`flow/design.v`:
```
module neuron_intra_Nbits #(
    parameter N = 16,
    parameter N_INPUTS = 16,
    parameter LOG_N_INPUTS = 4  
) (
    input  wire                         clk,
    input  wire                         rst,
    input  wire                         en,
    input  wire signed [N*N_INPUTS-1:0] W,     
    input  wire signed [N*N_INPUTS-1:0] X_N,   
    output reg signed [         N-1:0] Out
);
  wire signed [2*N*N_INPUTS-1:0] prod;
  wire signed [         N-1:0] act_out;
  genvar i;
  generate
    for (i = 0; i < N_INPUTS; i = i + 1) begin : mults
      wire signed [N-1:0] Wi;
      wire signed [N-1:0] Xi;
      assign Wi = W[i*N+:N];
      assign Xi = X_N[i*N+:N];
      assign prod[i*2*N+:2*N] = Wi * Xi;
    end
  endgenerate
  genvar j, k;
  generate
    for (j = 0; j < LOG_N_INPUTS; j = j + 1) begin : ADDER_TREE
      wire signed [2*N*(N_INPUTS >> (j+1))-1:0] sum_stage;
      if(j == 0) begin
        for (k = 0; k < (N_INPUTS >> (j+1)); k = k + 1) begin : STAGE0
          assign sum_stage[2*k*N+:2*N] = prod[2*k*2*N+:2*N] + prod[(2*k+1)*2*N+:2*N];
        end
      end else begin
        for (k = 0; k < (N_INPUTS >> (j+1)); k = k + 1) begin : STAGEJ
          assign sum_stage[2*k*N+:2*N] = ADDER_TREE[j-1].sum_stage[2*k*2*N+:2*N] + ADDER_TREE[j-1].sum_stage[(2*k+1)*2*N+:2*N];
        end
      end
    end
    wire signed [2*N-1:0] sum_all;
    assign sum_all = ADDER_TREE[LOG_N_INPUTS-1].sum_stage;
  endgenerate
  reg signed [2*N-1:0] acc;
  always @(posedge clk or posedge rst) begin
    if (rst) begin
		acc <= 0;
		Out <= 0;
	 end
    else if (en) begin
		acc <= sum_all;
		Out <= act_out;
	 end
  end
  localparam signed [N-1:0] MAX_VAL = {1'b0, {(N-1){1'b1}}};  
  assign act_out = (acc < 0) ? 0 : (acc > MAX_VAL) ? MAX_VAL : acc;
endmodule
```
`flow/run.sh`:
```
#!/bin/bash
# the make line also repeats each setting of config.mk as NAME=value (left out here)
make -C /OpenROAD-flow-scripts/flow DESIGN_CONFIG=/design/flow/config.mk WORK_HOME=/design/flow/orfs CLKGATE_MAP_FILE= finish
```
`flow/config.mk`:
```
export PLATFORM = sky130hd
export DESIGN_NAME = neuron_intra_Nbits
export DESIGN_NICKNAME = neuron_intra_Nbits
export VERILOG_FILES = /design/flow/design.v
export SDC_FILE = /design/flow/constraint.sdc
export NUM_CORES = 4
export LEC_CHECK = 0
export CAP_MARGIN = 5
export CORE_MARGIN = 2
export CORE_UTILIZATION = 67
export SETUP_SLACK_MARGIN = -0.05
export SLEW_MARGIN = 20
```
`flow/constraint.sdc`:
```
create_clock -name core_clock -period 9.4 [get_ports {clk}]
set_input_delay 1.8800 -clock core_clock [delete_from_list [all_inputs] [get_ports {clk}]]
set_output_delay 1.8800 -clock core_clock [all_outputs]
set_load 0.01 [all_outputs]
```
==> CHANGELOG.md, run 1 <==
### Implementation results

* Hold/Removal Path Class: reg -> reg
* Reg area at between 1000 and 1500 sq um
* Relative slew margins at 0.312
* Max-cap violation count at 0
* Synth top area share at 0.639
* Cell type with the largest total area: fa_1
* Met1 wire length at around 170 mm
* Post-synth regs at approximately 48
* Worst Tran Pin Value at just over 1 ns
* WL met2 at roughly 250 mm
* Chip Width at 490 um
* Fail Reasons: negative setup slack
* Final Skew at ~0.014 ns
* R2R Setup Slk at around 7.1 ns
* Die area at between 200,000 and 250,000 sq um
* H-tree Lvls at 2
* Critical Path Max Stage Delay at about 0.69 ns
* Final #Nets at approximately 25,000
* Required time worst endpoint at around 9.6 ns
* Drt via density at 5.47
* Init Core Util at 0.673
* Biggest area cells: fa_1, inv_1, and2_1, ha_1, nand2_1
* Iter 0 DRT Violations at 9,084
* Arrival time worst endpoint at between 10 and 15 ns
* Reg-to-reg critical path startpoint: acc[23]$_DFFE_PP0P_
* Initial antenna violation count at 27
* Final Non-Filler Cells at between 20,000 and 25,000
* Post-Synthesis Cells at ~16,000
* Period minus WS final at ~12 ns
* Via count at approximately 120k
* Hold Path End: acc[7]$_DFFE_PP0P_
* Vias in the first global route at 130,000
* DP HPWL at 477 mm
* Mux frac, synth at 0.00185
* WP buf/inv at 7
* Seq share, synth at 0.00761
* Critical Path Fanout Max at 5
* Port-buffer cells at 530
* Number of buffers created by CTS at 5
* Final hold vios at 0
* Tool warnings at just over 50
* Critical path type: in -> reg
* GPL Wtd Cong at between 1 and 1.5
* Area of the core at approximately 230,000 sq um
* Worst Hold Launch: acc[7]$_DFFE_PP0P_
* Rows at between 150 and 200
* Synthesized area at roughly 160,000 sq um
* Area fraction in xor and xnor cells at 0.0134
* Clock Path Buffers at 2
* FA/HA/MAJ Cells, Area Fraction at 0.705
* Most frequent cells after synthesis: inv_1, fa_1, nand2_1
* Critical Path Stages at 34
* Critical Path Slowest Stage Cell: fa_2
* RSZ-0062 raised after global routing: true
* Simple-Gate Fraction of Synth Area at 0.131
* Routed Wire Length at between 500 and 600 mm
* Root Buffer: clkbuf_16
* Startpoint types: input port
* Status: complete, but fails checks
* Area delta synth->final at 17.3%
* Hold path cells at 1
* Syn nets at 22,600
* CP Launch Point: X_N[247]
* Top Layer Used: met5
* CP most frequent cell: fa_1
* # IOs at ~530
* Grt total ovfl at 0
* Die Y at 490 um
* Clk latency late pin at between 0.3 and 0.4 ns
* Setup WS post-layout at -2.36 ns
* Synth Flop Type: dfrtp_1
* Yosys stat area at 158,000 sq um
* Avg WL per Cell at between 20 and 25 um
* Final Setup Violations at 28
* Initial DRT Pass Iterations at 6
* Synth unique cells at roughly 41
* Inst Count DP at 21,200
* FILL cells at ~16,000
* Gr usage total at 0.457
* CTS sink cnt at about 48
* Pin count of the biggest net entering global routing at around 50
* Post-synth ARST share at 1.00
* R2r endpoint: Out[11]$_DFFE_PP0P_
* Area fraction in compound gates at 0.00418
* CTS tree: built
* CP top delay family: adder cells
* Synth logic family: adder cells
* Post-route antenna net violation count at 0
* Fin. max-slew vios at 0
* Reg clk slew, reported paths at approximately 0.080 ns
* Element type at the critical path end: flip-flop
* Fmax at between 80 and 90 MHz
* R2R depth at 4
* Met3 wire len at between 40 and 50 mm
* Residual DRC at 0
* Fin Setup TNS at -49.42 ns
* # Cells Yosys at between 15,000 and 20,000
* Logic area at roughly 140,000 sq um
* Synth Area per Inst at a little under 10 sq um
* Yosys Warn Count at 1
* Critical Path End: acc[31]$_DFFE_PP0P_
* First-pass GRT wire length at around 790 mm
* Count of flip-flops with a built-in enable after synthesis at 0
* Count leader, synth: inv_1
* Period utilization at 1.25
==> area by class of cell <==
type | count | area share
well taps | 3150 | 0.0213
clock buffers | 6 | 0.000749
inverters | 5258 | 0.107
multi-input cells | 10400 | 0.738
flip-flops and latches | 48 | 0.00648
clock inverters | 2 | 0.000209
diodes | 13 | 0.000176
repair buffers | 2465 | 0.126
==> metal layers <==
| layer | track usage | vias to the layer above |
|---|---|---|
| met4 | 0.358 | 12 |
| met1 | 0.550 | 60700 |
| li1 | - | 47900 |
| met5 | 0 | - |
| met2 | 0.739 | 6189 |
| met3 | 0.0776 | 1901 |
==> through the flow <==
step / hold slack, ns / instance area (sq um) / worst slack, ns / utilization
detailed placement: 0.472 / 181000 / -3.04 / 0.772
global placement: 0.467 / 181000 / -2.95 / 0.772
finish: 0.489 / 185000 / -2.36 / 0.789
floorplan: 0.454 / 159000 / -1.80 / -
CTS: 0.492 / 183000 / -2.36 / 0.782
global route: 0.516 / 185000 / -2.63 / 0.789
==> repair_timing <==
item	in CTS	in global routing
gates resized	631	496
cloned	9	17
hold buffers	0	0
buffers inserted	92	59
pin swaps	274	195
setup endpoints to repair	29	28
hold endpoints to repair	0	0
==> run 2, diff against run 1 <==
- CAP_MARGIN: 5 -> 20
- CORE_UTILIZATION: 67 -> 40
- SETUP_SLACK_MARGIN: -0.05 -> not set
- clock period: 9.4 -> 13.5 ns (I/O delays scaled with it)
==> CHANGELOG.md, run 2 <==
### Implementation results

* Status: no timing/DRC/antenna violations
* FA/HA/MAJ Cells, Area Fraction at 0.705
* Clk latency late pin at 0.30 ns
* Post-CTS Repair Setup Buffers at 0
* Biggest area cells: fa_1, inv_1, and2_1, ha_1, nand2_1
* Final hold vios at 0
* Initial DRT Pass Iterations at 8
* DP HPWL at roughly 500 mm
* Critical Path Stages at 35
* DP Area at 176,000 sq um
* Element type at the critical path end: flip-flop
* Root Buffer: clkbuf_16
* Critical path type: in -> reg
* GPL Wtd Cong at between 1 and 1.5
* H-tree Lvls at 2
* Final Cell Area at ~180,000 sq um
* CTS sink cnt at ~48
* Synth top area share at 0.639
* Synth logic family: adder cells
* Logic area at approximately 140,000 sq um
* Reg-to-reg critical path startpoint: acc[18]$_DFFE_PP0P_
* CP Launch Point: W[63]
* Critical Path Max Stage Delay at 0.62 ns
* Critical Path Fanout Max at 14
* Period utilization at 0.976
* Period minus WS final at between 10 and 15 ns
* Hold/Removal Path Class: reg -> reg
* Synth Flop Type: dfrtp_1
* Arrival time worst endpoint at about 13 ns
* Post-Synthesis Cells at 16,200
* FILL cells at 38,200
* Pin count of the biggest net entering global routing at about 49
* Hold_ws at 0.487 ns
* Most frequent cells after synthesis: inv_1, fa_1, nand2_1
* Count leader, synth: inv_1
* CTS tree: built
* Critical Path End: acc[31]$_DFFE_PP0P_
* Synth unique cells at approximately 41
* Area fraction in compound gates at 0.00418
* Critical Path Slowest Stage Cell: fa_1
* Die Y at 632 um
* Syn nets at 22,600
* R2r endpoint: Out[13]$_DFFE_PP0P_
* # Cells Yosys at 16,200
* Final Skew at roughly 0.010 ns
* Area fraction in xor and xnor cells at 0.0134
* Chip Width at about 630 um
* Post-route antenna net violation count at 0
* Init Core Util at 0.402
* Reg clk slew, reported paths at roughly 0.060 ns
* Grt total ovfl at 0
* Residual DRC at 0
* Fmax at between 70 and 80 MHz
* Port-buffer cells at 530
* RSZ-0062 raised after global routing: false
* Clock Path Buffers at 2
* Synthesized area at around 160,000 sq um
* Relative slew margins at 0.364
* Cell type with the largest total area: fa_1
* Final Setup Violations at 0
* R2R Setup Slk at ~11 ns
* Seq share, synth at 0.00761
* CP top delay family: adder cells
* Area of the core at roughly 390,000 sq um
* Worst Tran Pin Value at approximately 0.95 ns
* Hold path cells at 2
* Iter 0 DRT Violations at between 7,000 and 8,000
* Hold Path End: Out[13]$_DFFE_PP0P_
* Fin. max-slew vios at 0
* Via count at roughly 110k
* Final #Nets at 23,500
* Mux frac, synth at 0.00185
* Tool warnings at 46
* Drt via density at between 4 and 5
* Required time worst endpoint at 13.68 ns
* Worst Hold Launch: Out[13]$_DFFE_PP0P_
* Yosys stat area at roughly 160,000 sq um
* CP most frequent cell: fa_1
* WP buf/inv at 8
* Max-cap violation count at 0
* Startpoint types: input port
* Die area at 400,000 sq um
* Synth Area per Inst at between 9 and 10 sq um
* Post-CTS resize count at 0
* Area delta synth->final at 11.4%
* First-pass GRT wire length at approximately 790 mm
* Number of buffers created by CTS at 5
* R2R depth at 4
* Hold buffers post-CTS at 0
* Vias in the first global route at about 120k
* Simple-Gate Fraction of Synth Area at 0.131
* Initial antenna violation count at 36
* Yosys Warn Count at 1
* Post-synth ARST share at 1.00
* # IOs at ~530
* Count of flip-flops with a built-in enable after synthesis at 0
* Rows at ~230
* Avg WL per Cell at between 20 and 25 um
* Gr usage total at 0.272
* Post-synth regs at about 48
* Routed Wire Length at between 500 and 600 mm
* Reg area at 1200 sq um
==> run 2: final cells by class <==
| class | count | area share |
|---|---|---|
| clock inverters | 3 | 0.000263 |
| diodes | 19 | 0.000270 |
| well taps | 5220 | 0.0371 |
| repair buffers | 1423 | 0.0750 |
| clock buffers | 5 | 0.000711 |
| inverters | 5258 | 0.112 |
| flip-flops and latches | 48 | 0.00683 |
| multi-input cells | 10400 | 0.768 |
==> run 2: through the flow <==
step / util / cells / setup TNS [ns] / setup WS (ns)
2_1_floorplan: - / 16200 / 0 / 0.812
6_report: 0.448 / 22400 / 0 / 0.330
5_1_grt: 0.448 / 22400 / 0 / 0.00203
3_3_place_gp: 0.447 / 22400 / -0.216 / -0.173
4_1_cts: 0.448 / 22400 / 0 / 0.128
3_5_place_dp: 0.447 / 22400 / -0.192 / -0.158
==> run 2: metal layers <==
layer,global-route usage,vias up,share of wire
met2,0.470,3216,0.50
met3,0.0280,655,0.053
met1,0.348,57800,0.39
met5,0,-,0.00015
li1,-,45800,-
met4,0.114,14,0.056
==> run 3, diff against run 2 <==
- CAP_MARGIN: 20 -> 15
- CELL_PAD_IN_SITES_DETAIL_PLACEMENT: not set -> 0
- CELL_PAD_IN_SITES_GLOBAL_PLACEMENT: not set -> 1
- CORE_UTILIZATION: 40 -> 24
- CTS_CLUSTER_SIZE: not set -> 10
- GPL_ROUTABILITY_DRIVEN: not set -> 1
- GPL_TIMING_DRIVEN: not set -> 1
- HOLD_SLACK_MARGIN: not set -> -0.09
- MAX_ROUTING_LAYER: not set -> met5
- MIN_ROUTING_LAYER: not set -> met2
- PLACE_DENSITY_LB_ADDON: not set -> 0.09
- SETUP_SLACK_MARGIN: not set -> 1.87
- TNS_END_PERCENT: not set -> 35
- clock period: 13.5 -> 13.8 ns (I/O delays scaled with it)
==> CHANGELOG.md, run 3 <==
### Implementation results

* Reg-to-reg critical path startpoint: acc[26]$_DFFE_PP0P_
* DP HPWL at 633 mm
* Via count at roughly 150k
* Hold path cells at 2
* Initial DRT Pass Iterations at 6
* Count of flip-flops with a built-in enable after synthesis at 0
* Top Layer Used: met5
* Avg WL per Cell at about 27 um
* Routed Wire Length at roughly 720 mm
* Pin count of the biggest net entering global routing at 49
* Drt via density at approximately 5.7
* Area delta synth->final at 17.8%
* Synth logic family: adder cells
* R2R depth at 5
* Post-synth ARST share at 1.00
* Max-cap violation count at 0
* Hold Path End: Out[4]$_DFFE_PP0P_
* Post-synth regs at between 40 and 50
* CP most frequent cell: fa_1
* WL met2 at between 300 and 400 mm
* Critical Path Stages at 36
* Final Skew at roughly 0.0076 ns
* Synth Area per Inst at just under 10 sq um
* Hold buffers post-CTS at 0
* Iter 0 DRT Violations at ~17,000
* Rows at 297
* Area fraction in compound gates at 0.00418
* Die Y at just over 800 um
* Synth unique cells at between 40 and 50
* R2R Setup Slk at between 10 and 15 ns
* Relative slew margins at 0.291
* Final hold vios at 0
* Final Non-Filler Cells at roughly 26,000
* Final #Nets at ~24,000
* Final Setup Violations at 0
* Startpoint types: input port
* Mux frac, synth at 0.00185
* Hold/Removal Path Class: reg -> reg
* Most frequent cells after synthesis: inv_1, fa_1, nand2_1
* Seq share, synth at 0.00761
* H-tree Lvls at 2
* First-pass GRT wire length at 1000 mm
* R2r endpoint: Out[7]$_DFFE_PP0P_
* Worst Hold Launch: Out[4]$_DFFE_PP0P_
* Root Buffer: clkbuf_16
* Number of buffers created by CTS at 5
* Period utilization at 0.943
* Critical Path End: acc[31]$_DFFE_PP0P_
* Post-route antenna net violation count at 0
* CP Launch Point: W[56]
* Element type at the critical path end: flip-flop
* Area of the core at ~650,000 sq um
* Yosys stat area at 158,000 sq um
* GPL Wtd Cong at between 1 and 1.5
* Fmax at about 77 MHz
* Critical Path Fanout Max at 17
* Synthesized area at between 150,000 and 200,000 sq um
* Port-buffer cells at roughly 530
* Reg clk slew, reported paths at 0.09 ns
* CTS sink cnt at approximately 48
* Met3 wire len at ~300 mm
* Clock Path Buffers at 2
* Status: no timing/DRC/antenna violations
* WP buf/inv at 9
* Required time worst endpoint at between 10 and 15 ns
* Count leader, synth: inv_1
* CTS tree: built
* Post-Synthesis Cells at 16,200
* Critical Path Max Stage Delay at about 0.67 ns
* Clk latency late pin at around 0.33 ns
* Synth Flop Type: dfrtp_1
* Yosys Warn Count at 1
* Critical Path Slowest Stage Cell: fa_2
* FA/HA/MAJ Cells, Area Fraction at 0.705
* Inst Count DP at 25,800
* Syn nets at between 20,000 and 25,000
* Grt total ovfl at 0
* RSZ-0062 raised after global routing: true
* Gr usage total at 0.324
* Period minus WS final at between 10 and 15 ns
* DP Area at approximately 180,000 sq um
* Synth top area share at 0.639
* Initial antenna violation count at approximately 71
* Die area at around 660,000 sq um
* Met1 wire length at 0 um
* Init Core Util at 0.241
* Simple-Gate Fraction of Synth Area at 0.131
* CP top delay family: adder cells
* Tool warnings at ~50
* Area fraction in xor and xnor cells at 0.0134
* Residual DRC at 0
* Arrival time worst endpoint at 13.24 ns
* Biggest area cells: fa_1, inv_1, and2_1, ha_1, nand2_1
* Final Cell Area at about 190,000 sq um
* Critical path type: in -> reg
* Cell type with the largest total area: fa_1
* Worst Tran Pin Value at about 1.1 ns
* Fin Setup TNS at 0 ns
* # IOs at 531
* Vias in the first global route at about 190k
* # Cells Yosys at 16,200
* Chip Width at 815 um
* Fin. max-slew vios at 0
==> run 3: metal layers <==
metal | track usage | vias to the layer above
met2 | 0.402 | 44100
met4 | 0.0182 | 234
li1 | - | 46500
met1 | - | 56800
met5 | 0.0924 | -
met3 | 0.442 | 2335
==> run 3: layout make-up <==
type                    instances  area [sq um]
multi-input cells           10400        136000
well taps                    8671         10800
flip-flops and latches         48          1200
clock buffers                   5           125
diodes                        168           420
clock inverters                 3          21.3
repair buffers               1697         17200
fillers                     70600        469000
inverters                    5258         19800
==> run 3: per-stage QoR <==
| step | hold slack, ns | worst slack, ns | util |
|---|---|---|---|
| 2_1_floorplan | 0.454 | 1.70 | - |
| 3_5_place_dp | 0.476 | -0.267 | 0.276 |
| 3_3_place_gp | 0.466 | -0.284 | 0.276 |
| 6_report | 0.496 | 0.781 | 0.284 |
| 5_1_grt | 0.525 | 0.506 | 0.284 |
| 4_1_cts | 0.499 | 0.820 | 0.279 |
==> run 3: what timing repair did <==
action | 4_1_cts | 5_1_grt
gates cloned | 2 | 9
buffers inserted | 106 | 129
gates resized | 622 | 522
pin swaps | 158 | 195
setup endpoints to repair | 25 | 26
hold endpoints to repair | 0 | 0
==> run 4, diff against run 3 <==
- ABC_AREA: not set -> 1
- CAP_MARGIN: 15 -> 40
- CELL_PAD_IN_SITES_DETAIL_PLACEMENT: 0 -> not set
- CELL_PAD_IN_SITES_GLOBAL_PLACEMENT: 1 -> not set
- CORE_UTILIZATION: 24 -> 40
- CTS_CLUSTER_SIZE: 10 -> not set
- GPL_ROUTABILITY_DRIVEN: 1 -> 0
- GPL_TIMING_DRIVEN: 1 -> not set
- HOLD_SLACK_MARGIN: -0.09 -> not set
- MAX_ROUTING_LAYER: met5 -> not set
- MIN_ROUTING_LAYER: met2 -> not set
- PLACE_DENSITY: not set -> 0.46
- PLACE_DENSITY_LB_ADDON: 0.09 -> not set
- SETUP_SLACK_MARGIN: 1.87 -> 0.29
- TNS_END_PERCENT: 35 -> not set
- clock period: 13.8 -> 13.0 ns (I/O delays scaled with it)
==> CHANGELOG.md, run 4 <==
### Implementation results

* Status: no timing/DRC/antenna violations
* Die area at 411,000 sq um
* Pin count of the biggest net entering global routing at ~54
* Most frequent cells after synthesis: inv_1, fa_1, nand2_1
* Drt via density at 4.57
* Final hold vios at 0
* Critical Path Stages at 34
* Period minus WS final at 12.43 ns
* R2R depth at 5
* Reg area at roughly 1200 sq um
* Area delta synth->final at 12.1%
* H-tree Lvls at 2
* Initial antenna violation count at 29
* RSZ-0062 raised after global routing: true
* Biggest area cells: fa_1, inv_1, nand2_1, ha_1, clkbuf_1
* DP HPWL at 510 mm
* CP top delay family: adder cells
* Pre-CTS setup slack at -0.0140 ns
* CP Launch Point: X_N[88]
* Relative slew margins at 0.455
* Element type at the critical path end: flip-flop
* Fmax at roughly 80 MHz
* Arrival time worst endpoint at 12.67 ns
* # Cells Yosys at between 15,000 and 20,000
* Syn nets at 25,200
* Rows at roughly 230
* Root Buffer: clkbuf_16
* Area fraction in xor and xnor cells at 0.00731
* Final core utilization at 0.449
* Logic area at between 100,000 and 150,000 sq um
* CP most frequent cell: fa_1
* Yosys Warn Count at 1
* Via count at between 100k and 150k
* Yosys stat area at 162,000 sq um
* Area fraction in compound gates at 0.00334
* CTS sink cnt at about 48
* Critical path type: in -> reg
* Worst Tran Pin Value at roughly 0.81 ns
* Critical Path End: acc[28]$_DFFE_PP0P_
* Critical Path Slowest Stage Cell: clkdlybuf4s50_1
* Final Setup Violations at 0
* Number of buffers created by CTS at 5
* Synth unique cells at 36
* Iter 0 DRT Violations at between 7,000 and 8,000
* Required time worst endpoint at around 13 ns
* R2r endpoint: Out[13]$_DFFE_PP0P_
* Startpoint types: input port
* Chip Width at 641 um
* Grt total ovfl at 0
* Reg-to-reg critical path startpoint: acc[30]$_DFFE_PP0P_
* FA/HA/MAJ Cells, Area Fraction at 0.685
* Critical Path Fanout Max at 8
* Max-cap violation count at 0
* Synth top area share at 0.621
* Synth Area per Inst at roughly 8.6 sq um
* Simple-Gate Fraction of Synth Area at 0.112
* Avg WL per Cell at between 20 and 25 um
* # IOs at approximately 530
* Die Y at around 640 um
* Synthesized area at ~160,000 sq um
* Final #Nets at ~26,000
* Final Skew at ~0.0087 ns
* Initial DRT Pass Iterations at 6
* First-pass GRT wire length at about 840 mm
* Tool warnings at approximately 47
* FILL cells at a little over 40,000
* Critical Path Max Stage Delay at between 0.8 and 0.9 ns
* Synth Flop Type: dfrtp_1
* Init Core Util at 0.401
* Routed Wire Length at between 500 and 600 mm
* Fin Setup TNS at 0 ns
* Vias in the first global route at 126,000
* Post-route antenna net violation count at 0
* R2R Setup Slk at roughly 11 ns
* Clock Path Buffers at 2
* Post-synth ARST share at 1.00
* Hold path cells at 2
* Post-Synthesis Cells at about 19,000
* Seq share, synth at 0.00739
* Period utilization at 0.957
* Residual DRC at 0
* Fin. max-slew vios at 0
* Hold_ws at 0.474 ns
* Gr usage total at 0.280
* Clk latency late pin at 0.32 ns
* Cell type with the largest total area: fa_1
* Port-buffer cells at roughly 530
* Setup WS post-layout at between 0.5 and 0.6 ns
* Mux frac, synth at 0
* Worst Hold Launch: acc[3]$_DFFE_PP0P_
* Count leader, synth: inv_1
* Reg clk slew, reported paths at around 0.080 ns
* Count of flip-flops with a built-in enable after synthesis at 0
* Area of the core at around 410,000 sq um
* CTS tree: built
* Post-synth regs at approximately 48
* Hold/Removal Path Class: reg -> reg
* Hold Path End: acc[3]$_DFFE_PP0P_
* WP buf/inv at 10
* Synth logic family: adder cells
[run 4: stage by stage]
stage | instance area (sq um) | std cells
5_1_grt | 182000 | 25000
3_5_place_dp | 181000 | 25000
4_1_cts | 182000 | 25000
3_3_place_gp | 181000 | 25000
6_report | 182000 | 25000
2_1_floorplan | 162000 | 18800
[run 4: area by class of cell]
type,count,share of cell area
clock buffer,5,0.000687
multi-input combinational,10800,0.721
clock inverter,3,0.000378
timing repair buffer,1605,0.0859
tap,5428,0.0373
inverter,7156,0.148
sequential,48,0.00659
antenna,13,0.000179
[run 4: repair_timing]
action / in CTS / in global routing
setup buffers: 0 / 21
pin swaps: 0 / 31
hold buffers: 0 / 0
setup endpoints to repair: 1 / 12
resized: 1 / 157
[run 4: metal layers]
metal	vias up	global-route usage	part of all wire
met1	60000	0.390	0.43
met4	12	0.0747	0.035
li1	51100	-	-
met5	-	0	0.00014
met3	399	0.0215	0.049
met2	2865	0.471	0.48
==> run 5, diff against run 4 <==
- ABC_AREA: 1 -> not set
- CAP_MARGIN: 40 -> 10
- CORE_UTILIZATION: 40 -> 72
- GPL_ROUTABILITY_DRIVEN: 0 -> not set
- PLACE_DENSITY: 0.46 -> not set
- SETUP_SLACK_MARGIN: 0.29 -> 1.42
- clock period: 13.0 -> 9.83 ns (I/O delays scaled with it)
==> CHANGELOG.md, run 5 <==
### Implementation results

* Seq share, synth at 0.00761
* Required time worst endpoint at around 10 ns
* Die area at between 200,000 and 250,000 sq um
* Final Setup Violations at 27
* Routed Wire Length at approximately 570 mm
* Yosys stat area at approximately 160,000 sq um
* Area of the core at 218,000 sq um
* Critical Path Slowest Stage Cell: fa_1
* RSZ-0062 raised after global routing: true
* Final hold vios at 0
* Port-buffer cells at approximately 530
* Iter 0 DRT Violations at between 10,000 and 15,000
* Synth Flop Type: dfrtp_1
* Avg WL per Cell at approximately 27 um
* Setup WS post-layout at -2.31 ns
* Mux frac, synth at 0.00185
* Status: complete, but fails checks
* Reg-to-reg critical path startpoint: acc[23]$_DFFE_PP0P_
* Hold/Removal Path Class: reg -> reg
* Via count at around 120k
* Initial antenna violation count at 30
* DP HPWL at approximately 480 mm
* # IOs at ~530
* R2R depth at 4
* WP buf/inv at 9
* Period utilization at 1.24
* Chip Width at between 400 and 500 um
* CP Launch Point: X_N[46]
* Post-synth regs at 48
* Init Core Util at 0.726
* Critical Path End: acc[31]$_DFFE_PP0P_
* CP top delay family: adder cells
* Count of flip-flops with a built-in enable after synthesis at 0
* Area delta synth->final at 17.9%
* Synth unique cells at around 41
* Critical Path Stages at 34
* Gr usage total at 0.513
* Period minus WS final at 12.14 ns
* Syn nets at about 23,000
* CTS tree: built
* Root Buffer: clkbuf_16
* Logic area at approximately 140,000 sq um
* FA/HA/MAJ Cells, Area Fraction at 0.705
* Synth logic family: adder cells
* GPL Wtd Cong at approximately 1.1
* H-tree Lvls at 2
* Worst Tran Pin Value at 0.984 ns
* Element type at the critical path end: flip-flop
* Reg area at 1200 sq um
* Initial DRT Pass Iterations at 14
* Critical Path Fanout Max at 9
* Simple-Gate Fraction of Synth Area at 0.131
* Most frequent cells after synthesis: inv_1, fa_1, nand2_1
* Clock Path Buffers at 2
* Drt via density at about 6
* Fmax at 82.3 MHz
* Tool warnings at ~50
* Relative slew margins at 0.342
* Die Y at between 400 and 500 um
* Max-cap violation count at 0
* Residual DRC at 0
* Grt total ovfl at 0
* Fin Setup TNS at -40.43 ns
* Critical path type: in -> reg
* Hold buffers post-CTS at 0
* Number of buffers created by CTS at 5
* Rows at between 150 and 200
* Final #Nets at 24,700
* Vias in the first global route at ~140k
* Biggest area cells: fa_1, inv_1, and2_1, ha_1, nand2_1
* CP most frequent cell: fa_1
* First-pass GRT wire length at ~830 mm
* Final core utilization at 0.856
* Synth Area per Inst at slightly below 10 sq um
* Area fraction in xor and xnor cells at 0.0134
* FILL cells at roughly 11,000
* Hold Path End: acc[14]$_DFFE_PP0P_
* Critical Path Max Stage Delay at between 0.6 and 0.7 ns
* Hold path cells at 2
* R2R Setup Slk at 7.16 ns
* Fin. max-slew vios at 0
* Count leader, synth: inv_1
* Pin count of the biggest net entering global routing at ~50
* CTS sink cnt at about 48
* Synth top area share at 0.639
* Fail Reasons: negative setup slack
* Arrival time worst endpoint at around 12 ns
* Synthesized area at 158,000 sq um
* Final Skew at about 0.013 ns
* Post-synth ARST share at 1.00
* Yosys Warn Count at 1
* Cell type with the largest total area: fa_1
* # Cells Yosys at around 16,000
* Startpoint types: input port
* Post-Synthesis Cells at about 16,000
* Clk latency late pin at ~0.31 ns
* Post-route antenna net violation count at 0
* Area fraction in compound gates at 0.00418
* R2r endpoint: Out[10]$_DFFE_PP0P_
* Worst Hold Launch: acc[14]$_DFFE_PP0P_
* Reg clk slew, reported paths at approximately 0.080 ns
run 5: through the flow:
stage	cell area [sq um]	cells	setup slack (ns)	hold WS (ns)
6_report	186000	21200	-2.31	0.505
5_1_grt	186000	21200	-2.56	0.520
4_1_cts	183000	21000	-2.03	0.504
3_5_place_dp	180000	20900	-2.70	0.485
3_3_place_gp	180000	20900	-2.58	0.467
2_1_floorplan	159000	16200	-1.45	0.454
run 5: cell type report:
class,count,share of cell area
clock inverters,3,0.000229
diodes,22,0.000296
flip-flops and latches,48,0.00645
multi-input cells,10400,0.737
clock buffers,5,0.000672
inverters,5258,0.106
repair buffers,2600,0.130
well taps,2854,0.0192
run 5: layer usage:
| metal | track usage | routed length, um | vias to the layer above |
|---|---|---|---|
| met4 | 0.483 | 79800 | 16 |
| li1 | - | - | 48200 |
| met2 | 0.798 | 257000 | 9792 |
| met1 | 0.596 | 172000 | 62700 |
| met3 | 0.111 | 66100 | 3657 |
| met5 | 0 | 104 | - |
run 5: timing repair:
item	CTS	global route
setup endpoints to repair	29	29
hold endpoints to repair	0	0
gates resized	808	795
gates cloned	14	28
buffers inserted	128	145
pin swaps	300	346
==> run 6, diff against run 5 <==
- CAP_MARGIN: 10 -> 15
- CTS_CLUSTER_DIAMETER: not set -> 234
- HOLD_SLACK_MARGIN: not set -> 0.3
- MAX_ROUTING_LAYER: not set -> met4
- SETUP_SLACK_MARGIN: 1.42 -> -0.74
- TNS_END_PERCENT: not set -> 40
- clock period: 9.83 -> 8.63 ns (I/O delays scaled with it)
==> CHANGELOG.md, run 6 <==
### Implementation results

* Status: complete, but fails checks
* Fail Reasons: negative setup slack
* Pre-CTS setup slack at -3.76 ns
* WP buf/inv at 14
* Post-synth regs at approximately 48
* Post-Synthesis Cells at approximately 16,000
* Final #Nets at 24,300
* Hold Path End: acc[7]$_DFFE_PP0P_
* Final Setup Violations at 29
* Worst Tran Pin Value at between 0.9 and 1 ns
* First-pass GRT wire length at 825 mm
* Area of the core at around 220,000 sq um
* Period minus WS final at roughly 12 ns
* Relative slew margins at 0.361
* Required time worst endpoint at 8.85 ns
* Chip Width at approximately 470 um
* Fmax at between 80 and 90 MHz
* Post-synth ARST share at 1.00
* CTS sink cnt at between 40 and 50
* Critical Path Max Stage Delay at just over 0.7 ns
* Reg-to-reg critical path startpoint: acc[21]$_DFFE_PP0P_
* Simple-Gate Fraction of Synth Area at 0.131
* DP HPWL at between 400 and 500 mm
* Area fraction in xor and xnor cells at 0.0134
* Avg WL per Cell at around 27 um
* CP Launch Point: X_N[53]
* Die area at 223,000 sq um
* R2r endpoint: Out[9]$_DFFE_PP0P_
* H-tree Lvls at 2
* Die Y at 472 um
* FA/HA/MAJ Cells, Area Fraction at 0.705
* Mux frac, synth at 0.00185
* Critical Path Stages at 37
* Synth logic family: adder cells
* Hold_ws at 0.487 ns
* Initial DRT Pass Iterations at 7
* Count leader, synth: inv_1
* Init Core Util at 0.726
* Grt total ovfl at 0
* Synth Area per Inst at 9.73 sq um
* Vias in the first global route at between 100k and 150k
* Gr usage total at 0.529
* Yosys Warn Count at 1
* R2R depth at 4
* Reg clk slew, reported paths at ~0.090 ns
* Routed Wire Length at between 500 and 600 mm
* Rows at between 150 and 200
* Clock Path Buffers at 2
* Arrival time worst endpoint at approximately 12 ns
* Critical Path End: acc[29]$_DFFE_PP0P_
* Startpoint types: input port
* Worst Hold Launch: acc[7]$_DFFE_PP0P_
* Max-cap violation count at 0
* Hold/Removal Path Class: reg -> reg
* Biggest area cells: fa_1, inv_1, and2_1, ha_1, nand2_1
* Final Skew at between 0.015 and 0.02 ns
* Critical Path Slowest Stage Cell: fa_2
* Setup WS post-layout at -3.28 ns
* Cell type with the largest total area: fa_1
* CP top delay family: adder cells
* GPL Wtd Cong at ~1.1
* Most frequent cells after synthesis: inv_1, fa_1, nand2_1
* Yosys stat area at between 150,000 and 200,000 sq um
* CP most frequent cell: fa_1
* R2R Setup Slk at roughly 6.2 ns
* Drt via density at 5.87
* DP Area at roughly 180,000 sq um
* Synth Flop Type: dfrtp_1
* Port-buffer cells at ~530
* Final hold vios at 0
* RSZ-0062 raised after global routing: true
* FILL cells at 12,100
* Hold buffers post-CTS at 0
* Tool warnings at around 52
* Syn nets at between 20,000 and 25,000
* Period utilization at 1.38
* Post-route antenna net violation count at 0
* Via count at between 100k and 150k
* Area delta synth->final at 14.6%
* Element type at the critical path end: flip-flop
* Iter 0 DRT Violations at about 13,000
* Area fraction in compound gates at 0.00418
* Clk latency late pin at 0.34 ns
* Hold path cells at 1
* Pin count of the biggest net entering global routing at between 40 and 50
* Synth top area share at 0.639
* Count of flip-flops with a built-in enable after synthesis at 0
* Final Cell Area at around 180,000 sq um
* CTS tree: built
* Critical Path Fanout Max at 5
* # IOs at about 530
* Critical path type: in -> reg
* Root Buffer: clkbuf_16
* Synthesized area at 158,000 sq um
* Number of buffers created by CTS at 5
* Seq share, synth at 0.00761
* Fin. max-slew vios at 0
* Initial antenna violation count at 30
* # Cells Yosys at ~16,000
* Residual DRC at 0
* Synth unique cells at 41
==> run 6: routing by layer <==
layer	up-vias	track usage	routed length, um
met5	-	-	0
met4	0	0.490	75400
met3	3663	0.120	64900
met2	9521	0.793	252000
met1	61500	0.589	168000
li1	47500	-	-
==> run 6: through the flow <==
step            util  cells  setup TNS [ns]
6_report       0.832  20800          -66.80
5_1_grt        0.832  20800          -70.70
4_1_cts        0.832  20800          -66.58
3_5_place_dp   0.827  20800          -86.48
3_3_place_gp   0.827  20800          -84.10
2_1_floorplan      -  16200          -43.39
==> run 6: what timing repair did <==
action,CTS,global route
hold endpoints to repair,0,0
resized,820,1320
cloned,1,6
pin swaps,278,583
setup buffers,52,78
setup endpoints to repair,28,28
==> run 6: layout make-up <==
type,instances,area (sq um),share of cell area
flip-flops and latches,48,1200,0.00663
well taps,2854,3570,0.0197
repair buffers,2206,19100,0.106
inverters,5258,19800,0.109
clock inverters,3,25.0,0.000138
diodes,35,87.6,0.000484
multi-input cells,10400,137000,0.757
clock buffers,5,125,0.000691
==> run 7, diff against run 6 <==
- CAP_MARGIN: 15 -> 10
- CORE_ASPECT_RATIO: not set -> 1.64
- CORE_MARGIN: 2 -> 10
- CORE_UTILIZATION: 72 -> 22
- CTS_CLUSTER_DIAMETER: 234 -> 332
- CTS_CLUSTER_SIZE: not set -> 71
- GPL_ROUTABILITY_DRIVEN: not set -> 0
- HOLD_SLACK_MARGIN: 0.3 -> not set
- PLACE_DENSITY_LB_ADDON: not set -> 0.07
- SETUP_SLACK_MARGIN: -0.74 -> 3.17
- SLEW_MARGIN: 20 -> 35
- TNS_END_PERCENT: 40 -> not set
- clock period: 8.63 -> 13.5 ns (I/O delays scaled with it)
==> CHANGELOG.md, run 7 <==
### Implementation results

* Syn nets at 22,600
* Critical Path Stages at 37
* Period utilization at 0.954
* Synth top area share at 0.639
* R2R depth at 5
* Element type at the critical path end: flip-flop
* Iter 0 DRT Violations at roughly 4,300
* Final Skew at 0.0115 ns
* Synth Area per Inst at 9.73 sq um
* Final #Nets at around 25,000
* Hold_ws at ~0.48 ns
* Count leader, synth: inv_1
* Reg-to-reg critical path startpoint: acc[19]$_DFFE_PP0P_
* Chip Width at about 680 um
* Period minus WS final at 12.88 ns
* Final Cell Area at between 150,000 and 200,000 sq um
* Tool warnings at 49
* Rows at 398
* Required time worst endpoint at around 14 ns
* H-tree Lvls at 2
* Cell type with the largest total area: fa_1
* Critical Path Fanout Max at 9
* Init Core Util at 0.221
* Synthesized area at between 150,000 and 200,000 sq um
* Final hold vios at 0
* Relative slew margins at 0.384
* Synth Flop Type: dfrtp_1
* Area fraction in compound gates at 0.00418
* Initial antenna violation count at between 80 and 90
* Area of the core at ~700,000 sq um
* CP most frequent cell: fa_1
* Arrival time worst endpoint at around 13 ns
* Clock Path Buffers at 2
* Pin count of the biggest net entering global routing at a little under 50
* Yosys Warn Count at 1
* Synth logic family: adder cells
* CP top delay family: adder cells
* Post-Synthesis Cells at 16,200
* CTS tree: built
* R2r endpoint: Out[0]$_DFFE_PP0P_
* FA/HA/MAJ Cells, Area Fraction at 0.705
* Area fraction in xor and xnor cells at 0.0134
* # Cells Yosys at 16,200
* Residual DRC at 0
* First-pass GRT wire length at roughly 1100 mm
* Clk latency late pin at around 0.32 ns
* Status: no timing/DRC/antenna violations
* Count of flip-flops with a built-in enable after synthesis at 0
* CTS sink cnt at ~48
* Reg clk slew, reported paths at roughly 0.080 ns
* Drt via density at ~4.1
* DP HPWL at 744 mm
* Routed Wire Length at about 810 mm
* Simple-Gate Fraction of Synth Area at 0.131
* CP Launch Point: W[23]
* Seq share, synth at 0.00761
* Post-synth ARST share at 1.00
* Die area at 753,000 sq um
* Critical Path End: acc[31]$_DFFE_PP0P_
* Yosys stat area at 158,000 sq um
* Hold Path End: acc[7]$_DFFE_PP0P_
* Most frequent cells after synthesis: inv_1, fa_1, nand2_1
* DP Area at approximately 190,000 sq um
* Gr usage total at 0.219
* Port-buffer cells at roughly 530
* Max-cap violation count at 0
* Fmax at 77.6 MHz
* Grt total ovfl at 0
* Synth unique cells at 41
* Worst Hold Launch: acc[7]$_DFFE_PP0P_
* FILL cells at ~77,000
* Critical Path Slowest Stage Cell: fa_2
* Post-route antenna net violation count at 0
* Post-synth regs at between 40 and 50
* Critical Path Max Stage Delay at between 0.6 and 0.7 ns
* RSZ-0062 raised after global routing: true
* Root Buffer: clkbuf_16
* Biggest area cells: fa_1, inv_1, and2_1, ha_1, nand2_1
* # IOs at between 500 and 600
* R2R Setup Slk at ~11 ns
* Hold/Removal Path Class: reg -> reg
* Fin. max-slew vios at 0
* Via count at 112,000
* Startpoint types: input port
* Critical path type: in -> reg
* WP buf/inv at 10
* Number of buffers created by CTS at 5
* Die Y at ~1.1 mm
* Initial DRT Pass Iterations at 5
* Mux frac, synth at 0.00185
* Vias in the first global route at about 130k
* Hold path cells at 1
* Avg WL per Cell at around 29 um
* Final Setup Violations at 0
* Worst Tran Pin Value at roughly 0.9 ns
* Area delta synth->final at 25.7%
## run 7: metrics by stage
step	util	worst slack (ns)	instances	setup TNS [ns]
floorplan	-	1.48	16200	0
global placement	0.267	-0.421	27200	-1.13
detailed placement	0.267	-0.384	27200	-1.03
CTS	0.271	0.329	27400	0
global route	0.277	0.392	27700	0
finish	0.277	0.619	27700	0
## run 7: final cells by class
| cell class | count | area (sq um) | area share |
|---|---|---|---|
| multi-input cells | 10400 | 137000 | 0.691 |
| repair buffers | 2517 | 28400 | 0.143 |
| inverters | 5258 | 19800 | 0.0998 |
| well taps | 9400 | 11800 | 0.0592 |
| flip-flops and latches | 48 | 1200 | 0.00605 |
| clock buffers | 7 | 153 | 0.000769 |
| diodes | 29 | 72.6 | 0.000366 |
| clock inverters | 1 | 30.0 | 0.000151 |
## run 7: routing by layer
layer | GRT usage | share of wire | up-vias
li1 | - | - | 48100
met2 | 0.463 | 0.61 | 1827
met4 | 0.0651 | 0.045 | 0
met3 | 0.00711 | 0.016 | 742
met5 | - | 0 | -
met1 | 0.209 | 0.33 | 61400
## run 7: repair_timing
action / in CTS / in global routing
resized: 632 / 918
hold buffers: 0 / 0
buffers inserted: 187 / 199
gates cloned: 21 / 23
pin swaps: 224 / 349
endpoints found under the setup margin: 28 / 29
==> run 8, diff against run 7 <==
- CAP_MARGIN: 10 -> 15
- CELL_PAD_IN_SITES_DETAIL_PLACEMENT: not set -> 0
- CELL_PAD_IN_SITES_GLOBAL_PLACEMENT: not set -> 0
- CORE_ASPECT_RATIO: 1.64 -> not set
- CORE_MARGIN: 10 -> 2
- CORE_UTILIZATION: 22 -> 72
- CTS_CLUSTER_DIAMETER: 332 -> 234
- CTS_CLUSTER_SIZE: 71 -> not set
- GPL_ROUTABILITY_DRIVEN: 0 -> 1
- HOLD_SLACK_MARGIN: not set -> 0.28
- MAX_ROUTING_LAYER: met4 -> met5
- PLACE_DENSITY_LB_ADDON: 0.07 -> not set
- SETUP_SLACK_MARGIN: 3.17 -> -0.58
- SLEW_MARGIN: 35 -> 20
- clock period: 13.5 -> 9.11 ns (I/O delays scaled with it)
==> CHANGELOG.md, run 8 <==
### Implementation results

* Status: complete, but fails checks
* Fail Reasons: negative setup slack
* Worst Tran Pin Value at about 1.1 ns
* Drt via density at 5.71
* Fmax at between 80 and 90 MHz
* Hold path cells at 1
* Count of flip-flops with a built-in enable after synthesis at 0
* Vias in the first global route at about 130k
* Synth logic family: adder cells
* Yosys stat area at 158,000 sq um
* Seq share, synth at 0.00761
* Routed Wire Length at 536 mm
* Critical path type: in -> reg
* Final #Nets at between 20,000 and 25,000
* Residual DRC at 0
* Reg-to-reg critical path startpoint: acc[19]$_DFFE_PP0P_
* CP Launch Point: W[171]
* Gr usage total at 0.502
* RSZ-0062 raised after global routing: true
* Simple-Gate Fraction of Synth Area at 0.131
* Synth Area per Inst at between 9 and 10 sq um
* Worst Hold Launch: acc[7]$_DFFE_PP0P_
* Area of the core at about 220,000 sq um
* Biggest area cells: fa_1, inv_1, and2_1, ha_1, nand2_1
* Fin. max-slew vios at 0
* Setup WS post-layout at -2.61 ns
* R2R Setup Slk at between 6 and 7 ns
* Period minus WS final at 11.72 ns
* FILL cells at roughly 13,000
* Hold/Removal Path Class: reg -> reg
* Post-route antenna net violation count at 0
* Most frequent cells after synthesis: inv_1, fa_1, nand2_1
* Critical Path Fanout Max at 6
* Count leader, synth: inv_1
* Avg WL per Cell at around 26 um
* Critical Path End: acc[31]$_DFFE_PP0P_
* Rows at 171
* Number of buffers created by CTS at 5
* Final hold vios at 0
* Clk latency late pin at 0.31 ns
* CTS tree: built
* Synth top area share at 0.639
* R2R depth at 4
* Reg clk slew, reported paths at ~0.070 ns
* Post-synth ARST share at 1.00
* Cell type with the largest total area: fa_1
* Chip Width at 472 um
* Final Setup Violations at 28
* Period utilization at 1.29
* R2r endpoint: Out[10]$_DFFE_PP0P_
* Die area at ~220,000 sq um
* CP top delay family: adder cells
* Syn nets at ~23,000
* Port-buffer cells at between 500 and 600
* Grt total ovfl at 0
* H-tree Lvls at 2
* # Cells Yosys at about 16,000
* Element type at the critical path end: flip-flop
* Iter 0 DRT Violations at ~11,000
* Synthesized area at 158,000 sq um
* WP buf/inv at 9
* Arrival time worst endpoint at approximately 12 ns
* Area fraction in compound gates at 0.00418
* CP most frequent cell: fa_1
* Hold buffers post-CTS at 0
* Critical Path Max Stage Delay at between 0.6 and 0.7 ns
* Area fraction in xor and xnor cells at 0.0134
* First-pass GRT wire length at just over 800 mm
* Clock Path Buffers at 2
* Critical Path Slowest Stage Cell: fa_2
* Synth Flop Type: dfrtp_1
* Startpoint types: input port
* GPL Wtd Cong at 1.16
* Post-Synthesis Cells at about 16,000
* Required time worst endpoint at between 9 and 10 ns
* Mux frac, synth at 0.00185
* DP HPWL at between 400 and 500 mm
* Tool warnings at approximately 51
* CTS sink cnt at roughly 48
* Final Skew at around 0.0097 ns
* Yosys Warn Count at 1
* Critical Path Stages at 36
* Root Buffer: clkbuf_16
* Init Core Util at 0.726
* Pin count of the biggest net entering global routing at 49
* Hold_ws at 0.495 ns
* Area delta synth->final at 14.8%
* Die Y at 472 um
* Initial DRT Pass Iterations at 8
* Hold Path End: acc[7]$_DFFE_PP0P_
* Post-synth regs at ~48
* Relative slew margins at 0.292
* Max-cap violation count at 0
* # IOs at around 530
* FA/HA/MAJ Cells, Area Fraction at 0.705
* Initial antenna violation count at 31
* Synth unique cells at roughly 41
* Via count at 119,000
* Fin Setup TNS at -54.53 ns
run 8: cell type report:
| type | count | area (sq um) | share of cell area |
|---|---|---|---|
| Multi-Input combinational cell | 10400 | 137000 | 0.756 |
| Inverter | 5258 | 19800 | 0.109 |
| Timing Repair Buffer | 2239 | 19600 | 0.108 |
| Tap cell | 2854 | 3570 | 0.0197 |
| Sequential cell | 48 | 1200 | 0.00662 |
| Clock buffer | 6 | 129 | 0.000711 |
| Antenna cell | 13 | 32.5 | 0.000179 |
| Clock inverter | 2 | 16.3 | 0.0000897 |
run 8: per-stage QoR:
step           utilization  cells  setup WS (ns)  cell area, sq um
3_5_place_dp         0.826  20800          -3.34            180000
4_1_cts              0.832  20800          -2.56            181000
5_1_grt              0.833  20800          -2.78            181000
6_report             0.833  20800          -2.61            181000
3_3_place_gp         0.826  20800          -3.22            180000
2_1_floorplan            -  16200          -2.03            159000
run 8: timing repair:
action,CTS,global route
cloned,13,15
endpoints found under the setup margin,28,27
pin swaps,367,358
buffers inserted,110,39
gates resized,1303,668
run 8: routing by layer:
layer  global-route usage  vias up  routed length (um)
li1                     -    47500                   -
met1                0.584    60900              166000
met2                0.785     7929              245000
met3                0.118     2647               58500
met4                0.442       30               66100
met5                    0        -                 183
==> run 9, diff against run 8 <==
- CAP_MARGIN: 15 -> 20
- CELL_PAD_IN_SITES_GLOBAL_PLACEMENT: 0 -> 1
- CORE_UTILIZATION: 72 -> 62
- CTS_CLUSTER_DIAMETER: 234 -> 149
- CTS_CLUSTER_SIZE: not set -> 96
- SETUP_SLACK_MARGIN: -0.58 -> not set
- TNS_END_PERCENT: not set -> 5
- clock period: 9.11 -> 22.5 ns (I/O delays scaled with it)
==> CHANGELOG.md, run 9 <==
### Implementation results

* Hold buffers post-CTS at 0
* Synth unique cells at ~40
* Post-route antenna net violation count at 0
* Reg-to-reg critical path startpoint: acc[30]$_DFFE_PP0P_
* Die area at between 200,000 and 300,000 sq um
* Element type at the critical path end: flip-flop
* Count of flip-flops with a built-in enable after synthesis at 0
* H-tree Lvls at 2
* Critical Path End: acc[31]$_DFFE_PP0P_
* Avg WL per Cell at ~26 um
* Hold path cells at 2
* WP buf/inv at 8
* Grt met3 use at 0.0773
* Clk latency late pin at around 0.32 ns
* Met1 Use GR at 0.534
* DP HPWL at 461 mm
* Init Core Util at 0.623
* Worst Tran Pin Value at 1.15 ns
* R2r endpoint: Out[8]$_DFFE_PP0P_
* Number of buffers created by CTS at 5
* Synth logic family: adder cells
* Area of the core at ~250,000 sq um
* Yosys Warn Count at 1
* Critical Path Fanout Max at 16
* Period utilization at 0.705
* Relative slew margins at 0.231
* RSZ-0062 raised after global routing: false
* # Cells Yosys at 16,200
* Synth top area share at 0.639
* Iter 0 DRT Violations at approximately 8,400
* Drt via density at ~5.4
* FA/HA/MAJ Cells, Area Fraction at 0.705
* Reg clk slew, reported paths at about 0.070 ns
* Final hold vios at 0
* Final Setup Violations at 0
* Fin. max-slew vios at 0
* Area fraction in xor and xnor cells at 0.0134
* GR Util met2 at 0.666
* Routed Wire Length at between 500 and 600 mm
* Final Cell Area at between 150,000 and 200,000 sq um
* Yosys stat area at 158,000 sq um
* # IOs at about 530
* Biggest area cells: fa_1, inv_1, and2_1, ha_1, nand2_1
* Critical Path Slowest Stage Cell: clkdlybuf4s50_1
* Post-synth ARST share at 1.00
* Final Skew at 0.0128 ns
* Post-CTS Repair Setup Buffers at 0
* Residual DRC at 0
* CP most frequent cell: fa_1
* Post-CTS resize count at 0
* Synth Flop Type: dfrtp_1
* FILL cells at between 20,000 and 25,000
* Fin Setup TNS at 0 ns
* Port-buffer cells at about 530
* Hold_ws at slightly below 0.5 ns
* Die Y at roughly 510 um
* Startpoint types: input port
* CP top delay family: adder cells
* R2R depth at 4
* Area fraction in compound gates at 0.00418
* Seq share, synth at 0.00761
* Required time worst endpoint at 22.70 ns
* Initial DRT Pass Iterations at 5
* Vias in the first global route at ~120k
* Initial antenna violation count at 26
* Post-synth regs at 48
* Period minus WS final at 15.86 ns
* Cell type with the largest total area: fa_1
* Synthesized area at around 160,000 sq um
* Gr busiest metal: met2
* Simple-Gate Fraction of Synth Area at 0.131
* Hold Path End: Out[12]$_DFFE_PP0P_
* Status: no timing/DRC/antenna violations
* Area delta synth->final at 5.11%
* Gr usage total at 0.423
* CP Launch Point: X_N[48]
* Clock Path Buffers at 2
* Most frequent cells after synthesis: inv_1, fa_1, nand2_1
* Synth Area per Inst at 9.73 sq um
* Via count at 107,000
* Chip Width at roughly 510 um
* Final #Nets at about 23,000
* Max-cap violation count at 0
* Critical path type: in -> reg
* Fmax at around 63 MHz
* Syn nets at 22,600
* CTS tree: built
* DP Area at 166,000 sq um
* R2R Setup Slk at approximately 20 ns
* Critical Path Max Stage Delay at 0.87 ns
* Worst Hold Launch: Out[12]$_DFFE_PP0P_
* Hold/Removal Path Class: reg -> reg
* First-pass GRT wire length at between 700 and 800 mm
* Arrival time worst endpoint at between 15 and 20 ns
* Root Buffer: clkbuf_16
* Tool warnings at 48
* CTS sink cnt at approximately 48
* Rows at 185
* Post-Synthesis Cells at ~16,000
* Pin count of the biggest net entering global routing at roughly 49
* GPL Wtd Cong at around 1.1
* Count leader, synth: inv_1
* Critical Path Stages at 35
* Mux frac, synth at 0.00185
* Grt total ovfl at 0
run 9: cell type report:
class                   count  area (sq um)  share of cell area
diodes                     17          42.5            0.000256
clock buffers               6           129            0.000776
clock inverters             2          16.3           0.0000980
inverters                5258         19700               0.119
multi-input cells       10400        135000               0.813
flip-flops and latches     48          1200             0.00724
well taps                3366          4210              0.0254
repair buffers            573          5630              0.0339
run 9: per-layer routing:
metal	vias up	share of wire
met5	-	0.00020
met4	16	0.091
met3	1165	0.081
met2	4614	0.47
met1	57000	0.36
li1	44100	-
run 9: per-stage QoR:
| stage | util | cells | worst slack [ns] |
|---|---|---|---|
| 2_1_floorplan | - | 16200 | 8.01 |
| 3_3_place_gp | 0.654 | 19700 | 6.35 |
| 3_5_place_dp | 0.654 | 19700 | 6.33 |
| 4_1_cts | 0.654 | 19700 | 6.64 |
| 5_1_grt | 0.654 | 19700 | 6.18 |
| 6_report | 0.654 | 19700 | 6.64 |
==> run 10, diff against run 9 <==
- ABC_AREA: not set -> 0
- CAP_MARGIN: 20 -> 5
- CELL_PAD_IN_SITES_DETAIL_PLACEMENT: 0 -> 2
- CELL_PAD_IN_SITES_GLOBAL_PLACEMENT: 1 -> 2
- CORE_ASPECT_RATIO: not set -> 1.51
- CORE_UTILIZATION: 62 -> 40
- CTS_CLUSTER_DIAMETER: 149 -> 209
- CTS_CLUSTER_SIZE: 96 -> not set
- GPL_ROUTABILITY_DRIVEN: 1 -> not set
- HOLD_SLACK_MARGIN: 0.28 -> not set
- MAX_ROUTING_LAYER: met5 -> not set
- MIN_ROUTING_LAYER: not set -> met2
- PLACE_DENSITY_LB_ADDON: not set -> 0.04
- SETUP_SLACK_MARGIN: not set -> -0.51
- SLEW_MARGIN: 20 -> 40
- TNS_END_PERCENT: 5 -> 40
- clock period: 22.5 -> 13.5 ns (I/O delays scaled with it)
==> CHANGELOG.md, run 10 <==
### Implementation results

* Reg-to-reg critical path startpoint: acc[26]$_DFFE_PP0P_
* Critical path type: in -> reg
* Initial DRT Pass Iterations at 10
* Routed Wire Length at between 700 and 800 mm
* Pin count of the biggest net entering global routing at 49
* Iter 0 DRT Violations at 33,700
* CP most frequent cell: fa_1
* Init Core Util at 0.401
* Reg clk slew, reported paths at 0.10 ns
* Area fraction in compound gates at 0.00418
* Count leader, synth: inv_1
* FA/HA/MAJ Cells, Area Fraction at 0.705
* Post-synth regs at around 48
* Arrival time worst endpoint at between 10 and 15 ns
* Startpoint types: input port
* Area of the core at 393,000 sq um
* Chip Width at between 500 and 600 um
* First-pass GRT wire length at about 1100 mm
* Final #Nets at about 24,000
* # Cells Yosys at ~16,000
* R2r endpoint: Out[5]$_DFFE_PP0P_
* Max-cap violation count at 0
* Hold/Removal Path Class: reg -> reg
* Hold buffers post-CTS at 0
* Vias in the first global route at ~200k
* Die area at around 400,000 sq um
* Seq share, synth at 0.00761
* Post-Synthesis Cells at 16,200
* Via count at 162,000
* Synth unique cells at 41
* Final Setup Violations at 5
* Die Y at 776 um
* Post-route antenna net violation count at 1
* Final Skew at around 0.021 ns
* H-tree Lvls at 2
* Fmax at ~70 MHz
* Most frequent cells after synthesis: inv_1, fa_1, nand2_1
* GPL Wtd Cong at approximately 1.2
* Status: complete, but fails checks
* Number of buffers created by CTS at 5
* Pre-CTS setup slack at -0.637 ns
* Yosys stat area at between 150,000 and 200,000 sq um
* Rows at approximately 280
* Post-synth ARST share at 1.00
* Syn nets at about 23,000
* Fail Reasons: antenna violations, negative setup slack
* Port-buffer cells at between 500 and 600
* Critical Path Max Stage Delay at 0.66 ns
* Hold Path End: Out[13]$_DFFE_PP0P_
* Worst Tran Pin Value at approximately 0.92 ns
* Critical Path Slowest Stage Cell: fa_1
* Initial antenna violation count at a little over 100
* Cell type with the largest total area: fa_1
* Fin Setup TNS at -0.711 ns
* Drt via density at 6.92
* Clock Path Buffers at 2
* DP HPWL at approximately 680 mm
* CTS sink cnt at around 48
* R2R depth at 5
* Critical Path Fanout Max at 7
* Biggest area cells: fa_1, inv_1, and2_1, ha_1, nand2_1
* Period utilization at 1.03
* Critical Path End: acc[31]$_DFFE_PP0P_
* Required time worst endpoint at about 14 ns
* CTS tree: built
* Yosys Warn Count at 1
* DP Area at between 150,000 and 200,000 sq um
* R2R Setup Slk at between 10 and 15 ns
* WP buf/inv at 9
* Residual DRC at 0
* Post-CTS Repair Setup Buffers at 0
* Hold path cells at 2
* Element type at the critical path end: flip-flop
* Critical Path Stages at 36
* Final Cell Area at approximately 180,000 sq um
* Gr usage total at 0.562
* # IOs at between 500 and 600
* Tool warnings at between 40 and 50
* Synth logic family: adder cells
* Synth Flop Type: dfrtp_1
* Period minus WS final at 13.86 ns
* Grt total ovfl at 0
* Area fraction in xor and xnor cells at 0.0134
* Synth Area per Inst at just under 10 sq um
* Relative slew margins at 0.387
* CP Launch Point: X_N[128]
* Setup WS post-layout at -0.361 ns
* Avg WL per Cell at 32.2 um
* Final hold vios at 0
* Fin. max-slew vios at 0
* Area delta synth->final at 16.2%
* Synthesized area at ~160,000 sq um
* CP top delay family: adder cells
* Synth top area share at 0.639
* Mux frac, synth at 0.00185
* Worst Hold Launch: Out[13]$_DFFE_PP0P_
* Clk latency late pin at approximately 0.35 ns
* Root Buffer: clkbuf_16
* Count of flip-flops with a built-in enable after synthesis at 0
* Simple-Gate Fraction of Synth Area at 0.131
## run 10: routing by layer
layer,vias to the layer above,GRT usage,part of all wire
li1,47300,-,-
met1,57500,-,0
met3,7288,0.551,0.30
met5,-,0.0364,0.0020
met4,54,0.320,0.18
met2,49700,0.735,0.52
## run 10: timing repair
item,4_1_cts,5_1_grt
hold endpoints to repair,0,0
gates resized,0,16
setup endpoints to repair,0,3
## run 10: area by class of cell
cell class | count | area [sq um]
well taps | 5272 | 6600
diodes | 386 | 966
fillers | 42100 | 210000
multi-input cells | 10400 | 135000
clock inverters | 3 | 68.8
inverters | 5258 | 19700
clock buffers | 5 | 125
repair buffers | 1995 | 19700
flip-flops and latches | 48 | 1200
## run 10: through the flow
stage | util | std cells | hold slack, ns
after detailed placement | 0.463 | 23000 | 0.480
final | 0.466 | 23400 | 0.500
after floorplan | - | 16200 | 0.454
after global placement | 0.463 | 23000 | 0.468
after global routing | 0.466 | 23300 | 0.524
after CTS | 0.464 | 23000 | 0.500
